fjord:
==> flow/design.v (excerpt) <==
module RSA_TOP (
    clk, rst_n, in_valid,
    in_p, in_q, in_e, in_c,
    out_valid, out_m
);
clock: 90.0 ns
lec_check: 0
cap_margin: 20
core_margin: 2
core_utilization: 40
hold_slack_margin: 0.23
max_routing_layer: met4
slew_margin: 20
run.sh (not shown) runs the stock make flow with config.mk's settings and CLKGATE_MAP_FILE=.
Input-level comparison between indigo and fjord:
- setting GPL_ROUTABILITY_DRIVEN to 0 for the first time
- changing CORE_MARGIN from 2 to 10
- setting CORE_ASPECT_RATIO to 0.5 for the first time
- changing CAP_MARGIN from 20 to 0
- removing MAX_ROUTING_LAYER (formerly met4)
- setting CTS_CLUSTER_SIZE to 99 for the first time
- changing SLEW_MARGIN from 20 to 5
- changing CORE_UTILIZATION from 40 to 61
- setting TNS_END_PERCENT to 5 for the first time
- removing HOLD_SLACK_MARGIN (formerly 0.23)
- setting CTS_CLUSTER_DIAMETER to 285 for the first time
--- outcome ---
indigo completed every stage of the flow, and the final layout passed the timing, design-rule and antenna checks. The final reports for indigo and fjord show final core utilization higher in the former. Changes observed in indigo relative to fjord: global-route track usage on met3 climbed 1.8 points, minimum clock period dropped 0.14 ns, final cell count dropped 1224, count of antenna-violating nets left after detailed routing barely changed.
#### Input delta (willow over indigo)
- TNS_END_PERCENT removed (was 5)
- SLEW_MARGIN changed from 5 to 20
- CORE_ASPECT_RATIO removed (was 0.5)
- GPL_ROUTABILITY_DRIVEN removed (was 0)
- CTS_CLUSTER_DIAMETER removed (was 285)
- CORE_UTILIZATION changed from 61 to 71
- ABC_AREA newly set to 1
- CORE_MARGIN changed from 10 to 2
- CTS_CLUSTER_SIZE removed (was 99)
- CAP_MARGIN changed from 0 to 20
- the clock period (ns, I/O delays scaled along) changed from 90.0 to 61.1
Findings:
The layout from willow, despite a flow that completed every stage, fails the layout checks, with the failing checks listed as setup timing. Against indigo as the reference, willow delivers a higher placed cell area. The die width in willow was lower than what indigo gave. Looking at final period demand of the worst path, willow sits 10.89 ns lower than indigo does.
Changes in cedar relative to willow:
- swapping 71 for 72 in CORE_UTILIZATION
- putting SETUP_SLACK_MARGIN at 2.16 where nothing was set
- clearing ABC_AREA, which used to be 1
- swapping 61.1 for 14.4 in the clock period (ns, I/O delays scaled along)
==> comparison <==
cedar: aborted in detailed placement (3_5_place_dp) (tool error). Compared with willow, cedar shows routability congestion estimate from global placement that has gone up by a little under 10%. For part of the Yosys area used for sequential elements, willow and cedar come out practically identical. cedar vs. willow: die area -about 0.44%; count of instantiated cells in the yosys netlist -1867. Status: floorplan die width parity (willow, cedar). cedar vs. willow: post-synthesis share of cell area spent on and, or, nand and nor gates went down by 1.8 points, proportion of synthesized area in mux cells went up by 5.4 points, average instance area after synthesis went up by 14%, synthesized cell count went down by 1867.

Setup of exp/pepper:
RSA_TOP again, from the RTL that the note above started with.
clock: 54.8 ns
lec_check: 0
abc_area: 1
cap_margin: 20
core_margin: 4
core_utilization: 40
gpl_timing_driven: 1
hold_slack_margin: 0.23
max_routing_layer: met5
place_density: 0.66
setup_slack_margin: 5.0
slew_margin: 20
tns_end_percent: 65
In exp/pepper the implementation completed, yet the final layout does not meet the checks, the culprit being setup timing.
Edits applied to the flow inputs when going from exp/pepper to exp/maple:
==> flow/config.mk <==
export PLATFORM = sky130hd
export DESIGN_NAME = RSA_TOP
export DESIGN_NICKNAME = RSA_TOP
export VERILOG_FILES = /design/flow/design.v
export SDC_FILE = /design/flow/constraint.sdc
export NUM_CORES = 4
export LEC_CHECK = 0
export CAP_MARGIN = 20
export CORE_MARGIN = 2
export CORE_UTILIZATION = 68
export SLEW_MARGIN = 20
==> flow/constraint.sdc <==
create_clock -name core_clock -period 25.5 [get_ports {clk}]
set_input_delay 5.1000 -clock core_clock [delete_from_list [all_inputs] [get_ports {clk}]]
set_output_delay 5.1000 -clock core_clock [all_outputs]
set_load 0.01 [all_outputs]
[summary]
FAIL exp/maple @ 4_1_cts: tool exited with error
Comparing exp/pepper and exp/maple, pre-placement core utilization is lower on exp/pepper.
As far as number of storage elements in the synthesis netlist goes, exp/pepper and exp/maple are indistinguishable; the numbers are identical.
Any difference in proportion of synthesized chip area in sequential cells between exp/pepper and exp/maple is small enough to ignore.
Cmp exp/pepper and exp/maple / yosys synthesis chip area / higher: exp/maple
Re area of the core region: exp/pepper was higher than exp/maple.
Diff exp/pepper -> exp/maple | vertical extent of the die | down by more than 10%
Simple-gate area share of the yosys netlist in exp/maple is 1.8 points lower than in exp/pepper
In exp/maple relative to exp/pepper, area of placed instances had gone up by more than 10%.
exp/pepper → exp/maple: die span in x dropped 23%, number of standard cells reported by yosys went down.
Setup changes, exp/maple to exp/xenon
-- flow/config.mk --
<<< exp/maple, line 8
export CAP_MARGIN = 20
export CORE_MARGIN = 2
export CORE_UTILIZATION = 68
export SLEW_MARGIN = 20
>>> exp/xenon, line 8
export CAP_MARGIN = 20
export CORE_MARGIN = 2
export CORE_UTILIZATION = 40
export SLEW_MARGIN = 20
==> flow/constraint.sdc <==
create_clock -name core_clock -period 90.0 [get_ports {clk}]
set_input_delay 18.0000 -clock core_clock [delete_from_list [all_inputs] [get_ports {clk}]]
set_output_delay 18.0000 -clock core_clock [all_outputs]
set_load 0.01 [all_outputs]
Findings:
Comparing exp/maple against exp/xenon, there is no change at all in combined area of all synthesized cells.
Re average footprint of a synthesized cell: no difference whatsoever between exp/maple and exp/xenon.
Compared with exp/maple, cell area after placement in exp/xenon decreased by more than 10%.
Diff exp/maple -> exp/xenon: placement-stage worst setup slack moved up, horizontal extent of the die moved up, starting utilization of the core area moved down.
exp/xenon vs exp/maple — final estimated routing congestion in global placement dropped about 13%.
Across exp/maple and exp/xenon, a clean result was obtained everywhere but in exp/maple.
exp/maple never completed; the flow aborted with a tool error in 4_1_cts.
The die area of exp/xenon exceeds that of exp/maple by about 70%.

onyx:
Starting RTL as in the previous note.
## RSA_TOP
module RSA_TOP (
    clk, rst_n, in_valid,
    in_p, in_q, in_e, in_c,
    out_valid, out_m
);
Settings: LEC_CHECK=0, ABC_AREA=1, CAP_MARGIN=5, CORE_ASPECT_RATIO=0.89, CORE_MARGIN=2, CORE_UTILIZATION=72, CTS_CLUSTER_DIAMETER=190, GPL_TIMING_DRIVEN=1, MAX_ROUTING_LAYER=met4, MIN_ROUTING_LAYER=met1, SLEW_MARGIN=5, TNS_END_PERCENT=75; clock period 59.8 ns.
Status(onyx) = ERROR, stage = global routing (5_1_grt)
The inputs of xenon differ from those of onyx as listed below.
-- flow/config.mk --
<<< onyx, line 10
export CORE_ASPECT_RATIO = 0.89
>>> xenon, line 10
<<< onyx, line 13
export CTS_CLUSTER_DIAMETER = 190
export GPL_TIMING_DRIVEN = 1
export MAX_ROUTING_LAYER = met4
export MIN_ROUTING_LAYER = met1
export SLEW_MARGIN = 5
export TNS_END_PERCENT = 75
>>> xenon, line 12
export CTS_CLUSTER_DIAMETER = 227
export HOLD_SLACK_MARGIN = -0.09
export PLACE_DENSITY = 0.65
export SLEW_MARGIN = 20
==> flow/constraint.sdc <==
create_clock -name core_clock -period 62.8 [get_ports {clk}]
set_input_delay 12.5600 -clock core_clock [delete_from_list [all_inputs] [get_ports {clk}]]
set_output_delay 12.5600 -clock core_clock [all_outputs]
set_load 0.01 [all_outputs]
## What came out
- STATUS run=xenon STAGES=ALL_DONE FINAL_CHECKS=FAILED CAUSE=negative setup slack
- Area of the core: onyx vs xenon — no meaningful difference
- xenon vs onyx on number of buffers inserted to repair setup after CTS: xenon is the lower one.
- Comparing onyx against xenon, there is no change at all in number of top-level pins.
- [compare] base=onyx new=xenon: die area comparable, yosys stat chip area comparable.
- xenon ends up with a total placed instance area that is about 2.2% lower than in onyx.
diff inputs: xenon => lagoon
-- flow/config.mk --
<<< xenon, line 9
export CAP_MARGIN = 5
>>> lagoon, line 9
export CAP_MARGIN = 15
<<< xenon, line 11
export CORE_UTILIZATION = 72
export CTS_CLUSTER_DIAMETER = 227
>>> lagoon, line 11
export CORE_UTILIZATION = 71
<<< xenon, line 14
export PLACE_DENSITY = 0.65
>>> lagoon, line 13
export SETUP_SLACK_MARGIN = -2.0
==> flow/constraint.sdc <==
create_clock -name core_clock -period 61.1 [get_ports {clk}]
set_input_delay 12.2200 -clock core_clock [delete_from_list [all_inputs] [get_ports {clk}]]
set_output_delay 12.2200 -clock core_clock [all_outputs]
set_load 0.01 [all_outputs]
[summary]
- To summarise lagoon: no stage aborted, but the layout did not pass its checks, failing on negative setup slack.
- lagoon ends up with lower final critical path time including I/O delays and setup than xenon does.
- For the met1 layer wirelength in the final routing, lagoon came in about 3.5% lower than xenon did.
- Looking at required arrival time at the worst endpoint across xenon and lagoon, the one that comes out lower is lagoon.
What tundra does differently from lagoon at the input level:
-- flow/config.mk --
<<< lagoon, line 9
export CAP_MARGIN = 15
>>> tundra, line 9
export CAP_MARGIN = 20
<<< lagoon, line 11
export CORE_UTILIZATION = 71
export HOLD_SLACK_MARGIN = -0.09
export SETUP_SLACK_MARGIN = -2.0
>>> tundra, line 11
export CORE_UTILIZATION = 65
export CTS_CLUSTER_DIAMETER = 340
export CTS_CLUSTER_SIZE = 95
==> flow/constraint.sdc <==
create_clock -name core_clock -period 36.9 [get_ports {clk}]
set_input_delay 7.3800 -clock core_clock [delete_from_list [all_inputs] [get_ports {clk}]]
set_output_delay 7.3800 -clock core_clock [all_outputs]
set_load 0.01 [all_outputs]
Notes after the runs:
- tundra terminated abnormally: global routing (5_1_grt) reported GRT-0116.
- tundra against lagoon: placeable core region increased by about 9% relative to the old numbers; row count increased by 6 relative to the old numbers; floorplan die width increased by 4.5% relative to the old numbers; post-place instance area increased by about 14% relative to the old numbers; routability-driven placement congestion ratio increased by 0.010 relative to the old numbers.
- Going from lagoon to tundra, chip height grows by about 4.5%.

## run A
RSA_TOP again, from the RTL that the note above started with.
// RSA_TOP
module RSA_TOP (
    clk, rst_n, in_valid,
    in_p, in_q, in_e, in_c,
    out_valid, out_m
);
Settings: LEC_CHECK=0, CAP_MARGIN=35, CORE_MARGIN=10, CORE_UTILIZATION=60, CTS_CLUSTER_DIAMETER=285, CTS_CLUSTER_SIZE=99, SLEW_MARGIN=20, TNS_END_PERCENT=50; clock period 90.0 ns.
The inputs of run B differ from those of run A as listed below.
diff --git a/flow/config.mk b/flow/config.mk
--- a/flow/config.mk
+++ b/flow/config.mk
@@ -9,6 +9,7 @@
 export CORE_MARGIN = 10
-export CORE_UTILIZATION = 60
+export CORE_UTILIZATION = 25
 export CTS_CLUSTER_DIAMETER = 285
 export CTS_CLUSTER_SIZE = 99
-export SLEW_MARGIN = 20
-export TNS_END_PERCENT = 50
+export GPL_ROUTABILITY_DRIVEN = 0
+export SLEW_MARGIN = 5
+export TNS_END_PERCENT = 5
Looking at run A and run B, the final worst clock skew is a wash. Initial cell density of the core: run B vs run A down 35 points. Against run A, run B comes in 0.69 points lower on final period utilization. Run A and run B ended up with nearly the same hold slack. Summary of run B over run A: overall via count from detail_route fell 2924, core utilization fell 36 points. Relative to run A, the wire length of the first global-routing pass measured on run B has decreased by a few percent. Number of antenna diodes, run A and run B: smaller value in run B.
#### Input delta (run C over run B)
==> flow/config.mk <==
export PLATFORM = sky130hd
export DESIGN_NAME = RSA_TOP
export DESIGN_NICKNAME = RSA_TOP
export VERILOG_FILES = /design/flow/design.v
export SDC_FILE = /design/flow/constraint.sdc
export NUM_CORES = 4
export LEC_CHECK = 0
export CAP_MARGIN = 20
export CORE_MARGIN = 2
export CORE_UTILIZATION = 55
export SLEW_MARGIN = 20
==> flow/constraint.sdc <==
create_clock -name core_clock -period 85.7 [get_ports {clk}]
set_input_delay 17.1400 -clock core_clock [delete_from_list [all_inputs] [get_ports {clk}]]
set_output_delay 17.1400 -clock core_clock [all_outputs]
set_load 0.01 [all_outputs]
==> results <==
- The core utilization number comes out higher for run C vs run B.
- Wire length: run C vs run B up 4.6%

Setup of alpha:
Starting RTL as in the previous note.
clock: 71.3 ns
lec_check: 0
cap_margin: 40
cell_pad_in_sites_global_placement: 2
core_aspect_ratio: 1.28
core_margin: 10
core_utilization: 25
cts_cluster_diameter: 162
gpl_timing_driven: 1
max_routing_layer: met5
min_routing_layer: met2
place_density: 0.71
slew_margin: 30
tns_end_percent: 75
The flow completed for alpha, but it is not clean: the layout still shows setup timing.
Here is what was changed in the inputs of beta compared with alpha.
# alpha
export LEC_CHECK = 0
export CAP_MARGIN = 40
export CELL_PAD_IN_SITES_GLOBAL_PLACEMENT = 2
export CORE_ASPECT_RATIO = 1.28
export CORE_MARGIN = 10
export CORE_UTILIZATION = 25
export CTS_CLUSTER_DIAMETER = 162
export GPL_TIMING_DRIVEN = 1
export MAX_ROUTING_LAYER = met5
export MIN_ROUTING_LAYER = met2
export PLACE_DENSITY = 0.71
export SLEW_MARGIN = 30
export TNS_END_PERCENT = 75
create_clock -name core_clock -period 71.3 [get_ports {clk}]
# beta
export LEC_CHECK = 0
export CAP_MARGIN = 20
export CORE_MARGIN = 2
export CORE_UTILIZATION = 70
export PLACE_DENSITY = 0.65
export SLEW_MARGIN = 20
create_clock -name core_clock -period 72.9 [get_ports {clk}]
Notes after the runs:
- [compare] base=alpha new=beta: post-route minimum period increased by 1940 ps relative to the old numbers, arrival time reported for the critical path endpoint went up by 1910 ps, final instance area shrank by 6.8%.
- In terms of number of port buffers, beta and alpha differ only marginally.
- Although it ran to completion, beta produced a layout that fails the final checks because of setup timing.
- Floorplan die height: beta < alpha
- Sequential share of layout area, alpha and beta, lower one = alpha.
- beta against alpha; total detailed-routing wirelength is down by more than 10%.

sierra:
RSA_TOP again, from the RTL that the note above started with.
Settings: LEC_CHECK=0, CAP_MARGIN=20, CORE_ASPECT_RATIO=1.85, CORE_MARGIN=10, CORE_UTILIZATION=57, CTS_CLUSTER_DIAMETER=333, CTS_CLUSTER_SIZE=100, GPL_ROUTABILITY_DRIVEN=0, GPL_TIMING_DRIVEN=1, HOLD_SLACK_MARGIN=0.28, MAX_ROUTING_LAYER=met5, MIN_ROUTING_LAYER=met1, SLEW_MARGIN=5, TNS_END_PERCENT=5; clock period 120.0 ns.
## Diff of input files: yarrow against sierra
# sierra
export LEC_CHECK = 0
export CAP_MARGIN = 20
export CORE_ASPECT_RATIO = 1.85
export CORE_MARGIN = 10
export CORE_UTILIZATION = 57
export CTS_CLUSTER_DIAMETER = 333
export CTS_CLUSTER_SIZE = 100
export GPL_ROUTABILITY_DRIVEN = 0
export GPL_TIMING_DRIVEN = 1
export HOLD_SLACK_MARGIN = 0.28
export MAX_ROUTING_LAYER = met5
export MIN_ROUTING_LAYER = met1
export SLEW_MARGIN = 5
export TNS_END_PERCENT = 5
create_clock -name core_clock -period 120.0 [get_ports {clk}]
# yarrow
export LEC_CHECK = 0
export CAP_MARGIN = 40
export CORE_ASPECT_RATIO = 0.5
export CORE_MARGIN = 10
export CORE_UTILIZATION = 25
export CTS_CLUSTER_DIAMETER = 285
export CTS_CLUSTER_SIZE = 99
export GPL_ROUTABILITY_DRIVEN = 0
export SLEW_MARGIN = 5
export TNS_END_PERCENT = 5
create_clock -name core_clock -period 90.0 [get_ports {clk}]
==> comparison <==
- Compared with sierra, yarrow shows amount of wire on met3 after detailed routing higher by 520 um.
- Taking sierra as the reference point, the final-layout fill cell count of yarrow rises by about 160%.
- A highest routed metal layer of met4 is what yarrow shows, while met5 belongs to sierra.
- Compared with sierra, in yarrow placed wire-length estimate after detailed placement has decreased; global-route met3 utilization lost 2.1 points.
diff inputs: yarrow => quartz
# yarrow
export LEC_CHECK = 0
export CAP_MARGIN = 40
export CORE_ASPECT_RATIO = 0.5
export CORE_MARGIN = 10
export CORE_UTILIZATION = 25
export CTS_CLUSTER_DIAMETER = 285
export CTS_CLUSTER_SIZE = 99
export GPL_ROUTABILITY_DRIVEN = 0
export SLEW_MARGIN = 5
export TNS_END_PERCENT = 5
create_clock -name core_clock -period 90.0 [get_ports {clk}]
# quartz
export LEC_CHECK = 0
export CAP_MARGIN = 20
export CORE_MARGIN = 2
export CORE_UTILIZATION = 10
export SLEW_MARGIN = 20
create_clock -name core_clock -period 104.0 [get_ports {clk}]
Results
Clock tree cell share of total cell area across yarrow and quartz: no real change.
Non-clock buffer count: quartz vs yarrow down 87
Wire: quartz routes less than yarrow
Clock period minus worst slack: quartz worse than yarrow
The run showing the smaller buffer share of cell area is quartz.
[inputs] raven vs quartz
# quartz
export LEC_CHECK = 0
export CAP_MARGIN = 20
export CORE_MARGIN = 2
export CORE_UTILIZATION = 10
export SLEW_MARGIN = 20
create_clock -name core_clock -period 104.0 [get_ports {clk}]
# raven
export LEC_CHECK = 0
export CAP_MARGIN = 20
export CORE_MARGIN = 2
export CORE_UTILIZATION = 40
export SLEW_MARGIN = 20
create_clock -name core_clock -period 143.0 [get_ports {clk}]
- In raven, length of routed met2 wiring is lower than in quartz.
- Post-route cell area shrinks by more than 10% when moving from quartz to raven.
- From quartz to raven the numbers moved as follows: data arrival time of the critical path higher; effective utilization at floorplan higher; register-to-register slack higher; worst hold slack across all endpoints higher; fraction of area in clock buffers and inverters roughly the same.
- Global-route met1 utilization, raven and quartz, higher one = raven.
- Wire: raven routes less than quartz
Here is what was changed in the inputs of violet compared with raven.
# raven
export LEC_CHECK = 0
export CAP_MARGIN = 20
export CORE_MARGIN = 2
export CORE_UTILIZATION = 40
export SLEW_MARGIN = 20
create_clock -name core_clock -period 143.0 [get_ports {clk}]
# violet
export LEC_CHECK = 0
export ABC_AREA = 1
export CAP_MARGIN = 20
export CORE_MARGIN = 2
export CORE_UTILIZATION = 70
export CTS_CLUSTER_DIAMETER = 227
export PLACE_DENSITY = 0.65
export SLEW_MARGIN = 20
create_clock -name core_clock -period 62.8 [get_ports {clk}]
Notes after the runs:
Critical path depth (raven / violet): 0.942
Nothing crashed in violet and all stages finished; the problem is that the final layout failed, the offending checks being setup timing.
Initial core utilization was higher in the run labelled violet.
violet against raven: synthesized cell count up 13%, number of nets in the finished design now larger, sequential share of the synthesized area essentially unchanged, largest driver fanout on the critical path shrank by 12.
Relative to raven, number of filler instances in the final layout has gone down in violet.
### violet -> nickel
# violet
export LEC_CHECK = 0
export ABC_AREA = 1
export CAP_MARGIN = 20
export CORE_MARGIN = 2
export CORE_UTILIZATION = 70
export CTS_CLUSTER_DIAMETER = 227
export PLACE_DENSITY = 0.65
export SLEW_MARGIN = 20
create_clock -name core_clock -period 62.8 [get_ports {clk}]
# nickel
export LEC_CHECK = 0
export CAP_MARGIN = 20
export CORE_MARGIN = 2
export CORE_UTILIZATION = 40
export SLEW_MARGIN = 20
create_clock -name core_clock -period 85.7 [get_ports {clk}]
Notes after the runs:
- Across violet and nickel, a clean result was obtained everywhere but in violet.
- Re non-clock buffer count: nickel is about 75% down on violet.
- Taking nickel as 1.0, violet lands at 1.06 on detailed-route wire length.
- met5 as the uppermost layer routed was reported by violet, and met4 by nickel.
- Of nickel and violet, it is nickel that has the lower signed area change from the synthesized netlist to the final layout.
